// seq_mult
module seq_mult(d, done, clk, a, b, go, reset);
  parameter n=32, log2n=5;
  output [2*n-1:0] d;
  output reg done;
	input clk;
	input [n-1:0] a, b;
	input go, reset;
	reg c;
	reg [n-1:0] p, q, m;
	reg [log2n:0]count;
	reg [n:0] sum;
	reg [log2n:0] count_n;
	always @(posedge clk, posedge reset)
		if(reset == 1) begin
			done <= 0;
		end
    else if(reset == 0) begin
			if(go) begin
				c <= 0;
        p <= 0;
				q <= a;
				m <= b;
				done <= 0;
				count <= n;
      end
			else if (!done) begin
				if (q[0] == 0) begin
					sum = 0 + p; 
				end
				else begin
					sum = m + p; 
				end
				{c,p,q} <= {sum,q} >> 1;
				count_n = count - 1;
				count <= count_n;
				if (count_n == 0) begin
					done <= 1;
				end
			end
		end
	assign d = {p,q};
endmodule
For scale: ~490 cells after synthesis, ~100 flip-flops, roughly 130 I/O pins, roughly 5900 um^2 of cells after synthesis.
Settings: LEC_CHECK=0, CAP_MARGIN=20, CORE_MARGIN=2, CORE_UTILIZATION=68, CTS_CLUSTER_SIZE=37, SETUP_SLACK_MARGIN=-0.16, SLEW_MARGIN=20; clock period 2.64 ns.
run.sh (not shown) runs the stock make flow with config.mk's settings and CLKGATE_MAP_FILE=.
The starting point stopped in global routing.
Then changed:
--- a/flow/config.mk
+++ b/flow/config.mk
@@ -9,5 +9,4 @@
 export CORE_MARGIN = 2
-export CORE_UTILIZATION = 68
-export CTS_CLUSTER_SIZE = 37
-export SETUP_SLACK_MARGIN = -0.16
+export CORE_UTILIZATION = 40
+export PLACE_DENSITY = 0.6
 export SLEW_MARGIN = 20
==> flow/constraint.sdc (replaced) <==
create_clock -name core_clock -period 2.94 [get_ports {clk}]
set_input_delay 0.5880 -clock core_clock [delete_from_list [all_inputs] [get_ports {clk}]]
set_output_delay 0.5880 -clock core_clock [all_outputs]
set_load 0.01 [all_outputs]
With this change the flow completed with no timing, DRC or antenna violations.
Die area rose by 67%.
Synthesized cell count stays the same.
Area after synthesis is unchanged.
Then changed:
--- a/flow/config.mk
+++ b/flow/config.mk
@@ -9,3 +9,5 @@
 export CORE_MARGIN = 2
-export CORE_UTILIZATION = 40
+export CORE_UTILIZATION = 66
+export CTS_CLUSTER_DIAMETER = 354
+export CTS_CLUSTER_SIZE = 41
 export PLACE_DENSITY = 0.6
==> flow/constraint.sdc (replaced) <==
create_clock -name core_clock -period 3.1 [get_ports {clk}]
set_input_delay 0.6200 -clock core_clock [delete_from_list [all_inputs] [get_ports {clk}]]
set_output_delay 0.6200 -clock core_clock [all_outputs]
set_load 0.01 [all_outputs]
Routed wire length grows by about 11%.
Setup slack degrades by 0.032 ns.
Sequential cell count is unchanged.
Via count grows by about 9%.
Then changed:
--- a/flow/config.mk
+++ b/flow/config.mk
@@ -9,6 +9,4 @@
 export CORE_MARGIN = 2
-export CORE_UTILIZATION = 66
-export CTS_CLUSTER_DIAMETER = 354
-export CTS_CLUSTER_SIZE = 41
-export PLACE_DENSITY = 0.6
+export CORE_UTILIZATION = 53
+export SETUP_SLACK_MARGIN = 0.44
 export SLEW_MARGIN = 20
==> flow/constraint.sdc (replaced) <==
create_clock -name core_clock -period 2.23 [get_ports {clk}]
set_input_delay 0.4460 -clock core_clock [delete_from_list [all_inputs] [get_ports {clk}]]
set_output_delay 0.4460 -clock core_clock [all_outputs]
set_load 0.01 [all_outputs]
Outcome:
- This time the run ran to the end with violations: negative setup slack
- cell area goes up by 24%
- wire length goes up by 7.4%
- register-to-register slack is worse by 0.49 ns
- setup slack is worse by 0.49 ns
- global-route usage goes down by 5.3 points
Then changed:
--- a/flow/config.mk
+++ b/flow/config.mk
@@ -9,4 +9,4 @@
 export CORE_MARGIN = 2
-export CORE_UTILIZATION = 53
-export SETUP_SLACK_MARGIN = 0.44
+export CORE_UTILIZATION = 66
+export SETUP_SLACK_MARGIN = -0.16
 export SLEW_MARGIN = 20
==> flow/constraint.sdc (replaced) <==
create_clock -name core_clock -period 2.64 [get_ports {clk}]
set_input_delay 0.5280 -clock core_clock [delete_from_list [all_inputs] [get_ports {clk}]]
set_output_delay 0.5280 -clock core_clock [all_outputs]
set_load 0.01 [all_outputs]
What happened: The changed run produced a layout that fails on negative setup slack; routed wire length goes up by 20%; setup slack gains 0.065 ns; global-route usage goes up by 12 points; design area goes down by 15%; power goes down by 21%; area after synthesis does not change; non-clock buffer count goes down by 115; count of clock-buffer cells in the layout goes up by 1; first-iteration DRC count goes up to 3.0 times its value.

* * *

seq_mult again, from the RTL that the note above started with.
make LEC_CHECK=0 CAP_MARGIN=20 CELL_PAD_IN_SITES_GLOBAL_PLACEMENT=2 CORE_ASPECT_RATIO=0.5 CORE_MARGIN=2 CORE_UTILIZATION=45 CTS_CLUSTER_DIAMETER=377 CTS_CLUSTER_SIZE=99 PLACE_DENSITY=0.86 SLEW_MARGIN=20 TNS_END_PERCENT=5 finish   # period 3.3 ns
==> next run, changes <==
==> flow/config.mk (replaced) <==
export PLATFORM = sky130hd
export DESIGN_NAME = seq_mult
export DESIGN_NICKNAME = seq_mult
export VERILOG_FILES = /design/flow/design.v
export SDC_FILE = /design/flow/constraint.sdc
export NUM_CORES = 4
export LEC_CHECK = 0
export CAP_MARGIN = 20
export CORE_ASPECT_RATIO = 0.5
export CORE_MARGIN = 2
export CORE_UTILIZATION = 56
export CTS_CLUSTER_DIAMETER = 356
export CTS_CLUSTER_SIZE = 98
export PLACE_DENSITY = 0.93
export SLEW_MARGIN = 20
export TNS_END_PERCENT = 5
Result: The changed run completed without violations; total power went down by a few percent; maximum frequency went up slightly; setup slack gets better by 0.025 ns; design area went down slightly; final cell count went down by a few percent; sequential power is about the same.
==> next run, changes <==
--- a/flow/config.mk
+++ b/flow/config.mk
@@ -9,8 +9,7 @@
 export CORE_ASPECT_RATIO = 0.5
 export CORE_MARGIN = 2
-export CORE_UTILIZATION = 56
-export CTS_CLUSTER_DIAMETER = 356
-export CTS_CLUSTER_SIZE = 98
-export PLACE_DENSITY = 0.93
+export CORE_UTILIZATION = 54
+export CTS_CLUSTER_DIAMETER = 377
+export CTS_CLUSTER_SIZE = 99
 export SLEW_MARGIN = 20
 export TNS_END_PERCENT = 5
What happened: The changed run ran to the end with no violations. Cell count stays flat. Count of clock-buffer cells in the layout does not change. Final area is about the same. Routed wire length went down by 3.1%. Combinational power barely changes. Critical path depth stays the same. Power went up by 1.3%.
==> next run, changes <==
--- a/flow/config.mk
+++ b/flow/config.mk
@@ -9,7 +9,6 @@
 export CORE_ASPECT_RATIO = 0.5
 export CORE_MARGIN = 2
-export CORE_UTILIZATION = 54
+export CORE_UTILIZATION = 40
 export CTS_CLUSTER_DIAMETER = 377
-export CTS_CLUSTER_SIZE = 99
+export CTS_CLUSTER_SIZE = 98
 export SLEW_MARGIN = 20
-export TNS_END_PERCENT = 5
Outcome: Hold slack gains 0.0031 ns. Non-clock buffer count rises by 1. Synthesized cell count stays the same. Fmax rises slightly. Flip-flop count is unchanged. Final cell count rises by a little under a tenth. Synthesized area does not change. Global-route usage decreases by 6.1 points. Cell area climbs slightly. Core utilization decreases by 20 points.
==> next run, changes <==
--- a/flow/config.mk
+++ b/flow/config.mk
@@ -9,6 +9,8 @@
 export CORE_ASPECT_RATIO = 0.5
 export CORE_MARGIN = 2
-export CORE_UTILIZATION = 40
-export CTS_CLUSTER_DIAMETER = 377
+export CORE_UTILIZATION = 56
+export CTS_CLUSTER_DIAMETER = 356
 export CTS_CLUSTER_SIZE = 98
+export PLACE_DENSITY = 0.6
 export SLEW_MARGIN = 20
+export TNS_END_PERCENT = 5
Effect:
- The changed run finished clean
- setup slack got worse by 0.0033 ns
- total power drops by 2.1%
- combinational power is about the same
- register-to-register slack stays flat
- sequential power hardly moves
- maximum frequency is about the same

* * *

Setup of wip/tundra:
Starting RTL as in the previous note.
export LEC_CHECK = 0
export ABC_AREA = 0
export CAP_MARGIN = 10
export CELL_PAD_IN_SITES_DETAIL_PLACEMENT = 0
export CELL_PAD_IN_SITES_GLOBAL_PLACEMENT = 3
export CORE_ASPECT_RATIO = 1.01
export CORE_MARGIN = 2
export CORE_UTILIZATION = 20
export CTS_CLUSTER_DIAMETER = 27
export GPL_TIMING_DRIVEN = 1
export HOLD_SLACK_MARGIN = 0.14
export MAX_ROUTING_LAYER = met4
export MIN_ROUTING_LAYER = met1
export PLACE_DENSITY_LB_ADDON = 0.19
export SETUP_SLACK_MARGIN = 0.24
export SLEW_MARGIN = 10
export TNS_END_PERCENT = 60
create_clock -name core_clock -period 3.35 [get_ports {clk}]
wip/tundra | stages: all done | timing, DRC, antenna: all pass
Modified inputs, wip/ember compared to wip/tundra
==> flow/config.mk <==
export PLATFORM = sky130hd
export DESIGN_NAME = seq_mult
export DESIGN_NICKNAME = seq_mult
export VERILOG_FILES = /design/flow/design.v
export SDC_FILE = /design/flow/constraint.sdc
export NUM_CORES = 4
export LEC_CHECK = 0
export CAP_MARGIN = 20
export CORE_MARGIN = 2
export CORE_UTILIZATION = 40
export PLACE_DENSITY = 0.6
export SLEW_MARGIN = 20
==> flow/constraint.sdc <==
create_clock -name core_clock -period 3.3 [get_ports {clk}]
set_input_delay 0.6600 -clock core_clock [delete_from_list [all_inputs] [get_ports {clk}]]
set_output_delay 0.6600 -clock core_clock [all_outputs]
set_load 0.01 [all_outputs]
### Flow results
wip/ember ran to completion and came out clean on the timing, design-rule and antenna checks. Min share of total power in the clock network across wip/tundra and wip/ember: wip/ember. Of wip/ember and wip/tundra, it is wip/ember that has the lower met1 wire length. As of wip/ember, placement-stage cell area had fallen by a few percent compared to wip/tundra. wip/ember -> wip/tundra: number of flip-flops and latches delta 0, exact match. In wip/ember the total routing resource utilization after global routing turned out 6.7 points higher than in wip/tundra. The cell count in wip/ember was lower than what wip/tundra gave. The more densely filled core belongs to wip/ember, not wip/tundra.
Here is what was changed in the inputs of wip/lagoon compared with wip/ember.
==> flow/config.mk <==
export PLATFORM = sky130hd
export DESIGN_NAME = seq_mult
export DESIGN_NICKNAME = seq_mult
export VERILOG_FILES = /design/flow/design.v
export SDC_FILE = /design/flow/constraint.sdc
export NUM_CORES = 4
export LEC_CHECK = 0
export ABC_AREA = 1
export CAP_MARGIN = 20
export CORE_MARGIN = 2
export CORE_UTILIZATION = 40
export CTS_CLUSTER_SIZE = 89
export GPL_ROUTABILITY_DRIVEN = 0
export PLACE_DENSITY_LB_ADDON = 0.15
export SETUP_SLACK_MARGIN = 0.1
export SLEW_MARGIN = 20
Notes after the runs:
| standard cell core area | wip/lagoon vs wip/ember | worse |
Between wip/lagoon and wip/ember, the count of non-filler cells in the finished layout is lower for wip/ember.
Area added between synthesis and finish | wip/lagoon below wip/ember
Of the two values seen for prevailing logic family in the synthesized netlist, AND-OR/OR-AND gates was produced by wip/ember and simple AND/OR/NAND/NOR gates by wip/lagoon.
Relative to wip/lagoon, the following input files were edited for wip/nickel:
==> flow/config.mk <==
export PLATFORM = sky130hd
export DESIGN_NAME = seq_mult
export DESIGN_NICKNAME = seq_mult
export VERILOG_FILES = /design/flow/design.v
export SDC_FILE = /design/flow/constraint.sdc
export NUM_CORES = 4
export LEC_CHECK = 0
export CAP_MARGIN = 20
export CORE_MARGIN = 2
export CORE_UTILIZATION = 40
export CTS_CLUSTER_DIAMETER = 235
export SETUP_SLACK_MARGIN = -0.01
export SLEW_MARGIN = 35
Results
Compared with wip/lagoon, wip/nickel shows fraction of synthesized area in multiplexers higher by 7.7 points. Die area, wip/nickel and wip/lagoon, higher one = wip/lagoon. The termination of the worst setup path comes out p[19] in one run and p[27] in the other, namely in wip/lagoon and wip/nickel respectively. AND-OR/OR-AND gates as the dominant combinational cell family by area after synthesis was reported by wip/nickel, and simple AND/OR/NAND/NOR gates by wip/lagoon. Comparing wip/nickel and wip/lagoon, the lower summed area of non-filler cells in the final layout was measured on wip/nickel. ~same CTS clock-pin slew for the worst setup and hold paths in wip/nickel and wip/lagoon. First-iteration DRC count: wip/nickel vs wip/lagoon down 7.4%. Power in wip/nickel is 5.3% lower than in wip/lagoon. wip/nickel vs wip/lagoon, met3 track demand over resource in global routing went down by 1.4 points.
What wip/fjord does differently from wip/nickel at the input level:
==> flow/config.mk <==
export PLATFORM = sky130hd
export DESIGN_NAME = seq_mult
export DESIGN_NICKNAME = seq_mult
export VERILOG_FILES = /design/flow/design.v
export SDC_FILE = /design/flow/constraint.sdc
export NUM_CORES = 4
export LEC_CHECK = 0
export ABC_AREA = 0
export CAP_MARGIN = 20
export CELL_PAD_IN_SITES_DETAIL_PLACEMENT = 1
export CELL_PAD_IN_SITES_GLOBAL_PLACEMENT = 0
export CORE_MARGIN = 2
export CORE_UTILIZATION = 40
export CTS_CLUSTER_DIAMETER = 160
export CTS_CLUSTER_SIZE = 80
export SETUP_SLACK_MARGIN = -0.01
export SLEW_MARGIN = 20
export TNS_END_PERCENT = 20
[summary]
- Delta (wip/fjord minus wip/nickel): global-route wire length before repair +9.9%, headroom to the max-slew limit saw a decrease, clock skew has increased, part of the power in combinational logic went up 0.5 points.
diff inputs: wip/fjord => wip/zinc
==> flow/config.mk <==
export PLATFORM = sky130hd
export DESIGN_NAME = seq_mult
export DESIGN_NICKNAME = seq_mult
export VERILOG_FILES = /design/flow/design.v
export SDC_FILE = /design/flow/constraint.sdc
export NUM_CORES = 4
export LEC_CHECK = 0
export CAP_MARGIN = 20
export CORE_ASPECT_RATIO = 0.5
export CORE_MARGIN = 2
export CORE_UTILIZATION = 57
export CTS_CLUSTER_DIAMETER = 377
export CTS_CLUSTER_SIZE = 99
export SLEW_MARGIN = 20
export TNS_END_PERCENT = 5
### Flow results
What wip/fjord reported for number of cells after detailed placement has to be multiplied by 0.944 to get the figure for wip/zinc. wip/fjord → wip/zinc: fraction of the cycle the final worst path needs now sits higher; buffer levels on the longest clock path comparable. From wip/fjord to wip/zinc the numbers moved as follows: number of well-tap cells placed has decreased; global-route wire length before repair fell by 17%; pin count of the biggest net entering global routing fell 20%; core utilization shows an increase of 23 points. The flow did not stop early for wip/zinc: all stages ran, and the layout cleared the timing, design-rule and antenna checks. Having completed the whole flow, wip/fjord delivered a layout that passed the timing, design-rule and antenna checks.

* * *

v52:
seq_mult again, from the RTL that the note above started with.
// seq_mult
module seq_mult(d, done, clk, a, b, go, reset);
  parameter n=32, log2n=5;
  output [2*n-1:0] d;
  output reg done;
	input clk;
	input [n-1:0] a, b;
	input go, reset;
	reg c;
	reg [n-1:0] p, q, m;
	reg [log2n:0]count;
	reg [n:0] sum;
	reg [log2n:0] count_n;
	always @(posedge clk, posedge reset)
		if(reset == 1) begin
			done <= 0;
		end
    else if(reset == 0) begin
			if(go) begin
				c <= 0;
        p <= 0;
				q <= a;
				m <= b;
				done <= 0;
				count <= n;
      end
			else if (!done) begin
				if (q[0] == 0) begin
					sum = 0 + p; 
				end
				else begin
					sum = m + p; 
				end
				{c,p,q} <= {sum,q} >> 1;
				count_n = count - 1;
				count <= count_n;
				if (count_n == 0) begin
					done <= 1;
				end
			end
		end
	assign d = {p,q};
endmodule
==> flow/config.mk <==
export PLATFORM = sky130hd
export DESIGN_NAME = seq_mult
export DESIGN_NICKNAME = seq_mult
export VERILOG_FILES = /design/flow/design.v
export SDC_FILE = /design/flow/constraint.sdc
export NUM_CORES = 4
export LEC_CHECK = 0
export CAP_MARGIN = 20
export CORE_MARGIN = 2
export CORE_UTILIZATION = 58
export CTS_CLUSTER_SIZE = 97
export PLACE_DENSITY = 0.6
export SLEW_MARGIN = 20
==> flow/constraint.sdc <==
create_clock -name core_clock -period 2.62 [get_ports {clk}]
set_input_delay 0.5240 -clock core_clock [delete_from_list [all_inputs] [get_ports {clk}]]
set_output_delay 0.5240 -clock core_clock [all_outputs]
set_load 0.01 [all_outputs]
v52 -> stages 100% | layout checks FAIL | negative setup slack
## Diff of input files: v34 against v52
--- a/flow/config.mk
+++ b/flow/config.mk
@@ -6,8 +6,9 @@
 export NUM_CORES = 4
 export LEC_CHECK = 0
+export ABC_AREA = 1
 export CAP_MARGIN = 20
 export CORE_MARGIN = 2
-export CORE_UTILIZATION = 58
-export CTS_CLUSTER_SIZE = 97
+export CORE_UTILIZATION = 66
+export CTS_CLUSTER_DIAMETER = 362
 export PLACE_DENSITY = 0.6
 export SLEW_MARGIN = 20
==> flow/constraint.sdc <==
create_clock -name core_clock -period 2.02 [get_ports {clk}]
set_input_delay 0.4040 -clock core_clock [delete_from_list [all_inputs] [get_ports {clk}]]
set_output_delay 0.4040 -clock core_clock [all_outputs]
set_load 0.01 [all_outputs]
### Flow results
v34 did not make it past 5_1_grt, where a tool error ended it. Diff v52 -> v34: x dimension of the die moved down; die extent in y down about 0.8%; post-synthesis average cell area fell 37%. Going from v52 to v34, total cell area reported by yosys after synthesis shows an increase of 12%; area inside the core boundary shows a reduction of about 0.9%; initial standard-cell utilization of the core shows an increase of 7.8 points; area of the die shows a reduction of about 1.6%; sum of net half-perimeters after detailed placement shows an increase of about 24%.
The following lists how v55 was set up differently from v34:
--- a/flow/config.mk
+++ b/flow/config.mk
@@ -6,9 +6,7 @@
 export NUM_CORES = 4
 export LEC_CHECK = 0
-export ABC_AREA = 1
 export CAP_MARGIN = 20
 export CORE_MARGIN = 2
-export CORE_UTILIZATION = 66
-export CTS_CLUSTER_DIAMETER = 362
+export CORE_UTILIZATION = 40
 export PLACE_DENSITY = 0.6
 export SLEW_MARGIN = 20
==> flow/constraint.sdc <==
create_clock -name core_clock -period 2.19 [get_ports {clk}]
set_input_delay 0.4380 -clock core_clock [delete_from_list [all_inputs] [get_ports {clk}]]
set_output_delay 0.4380 -clock core_clock [all_outputs]
set_load 0.01 [all_outputs]
Finished, but not clean: v55, with negative setup slack. The multiplexer share of the synthesized area in v55 sits 7.7 points above the value recorded for v34. In v55, the quantity of gates resized following cts came out 2.0% below the value in v34. Die size: higher on v55. Between v34 and v55, core utilization at floorplan decreased. Re register bit total from synthesis: no difference whatsoever between v34 and v55.
Here is what was changed in the inputs of v25 compared with v55.
--- a/flow/config.mk
+++ b/flow/config.mk
@@ -8,5 +8,5 @@
 export CAP_MARGIN = 20
 export CORE_MARGIN = 2
-export CORE_UTILIZATION = 40
+export CORE_UTILIZATION = 45
 export PLACE_DENSITY = 0.6
 export SLEW_MARGIN = 20
==> flow/constraint.sdc <==
create_clock -name core_clock -period 1.89 [get_ports {clk}]
set_input_delay 0.3780 -clock core_clock [delete_from_list [all_inputs] [get_ports {clk}]]
set_output_delay 0.3780 -clock core_clock [all_outputs]
set_load 0.01 [all_outputs]
==> results <==
- Nothing crashed in v25 and all stages finished; the problem is that the final layout failed, the offending checks being negative setup slack.
- No crash in v55: every stage finished, but the layout fails its final checks due to negative setup slack.
- Wire length on met3: v25 higher than v55
- In v25 the final sum of negative setup slack turned out 7.61 ns lower than in v55.
- v55 → v25: final critical-path share of the clock period now larger; largest fanout of any net on the critical path now sits lower; worst path buffer plus inverter count went down by 2; final-report setup violation count rose 4.
- Compared to v55, v25 has power spent charging and discharging nets 0.39 mW higher.
- v25 against v55: final design instance area without fill +about 3.6%; routed wire length +about 3%.
Power figures rest on the tool's default switching activity, not on a simulated workload.
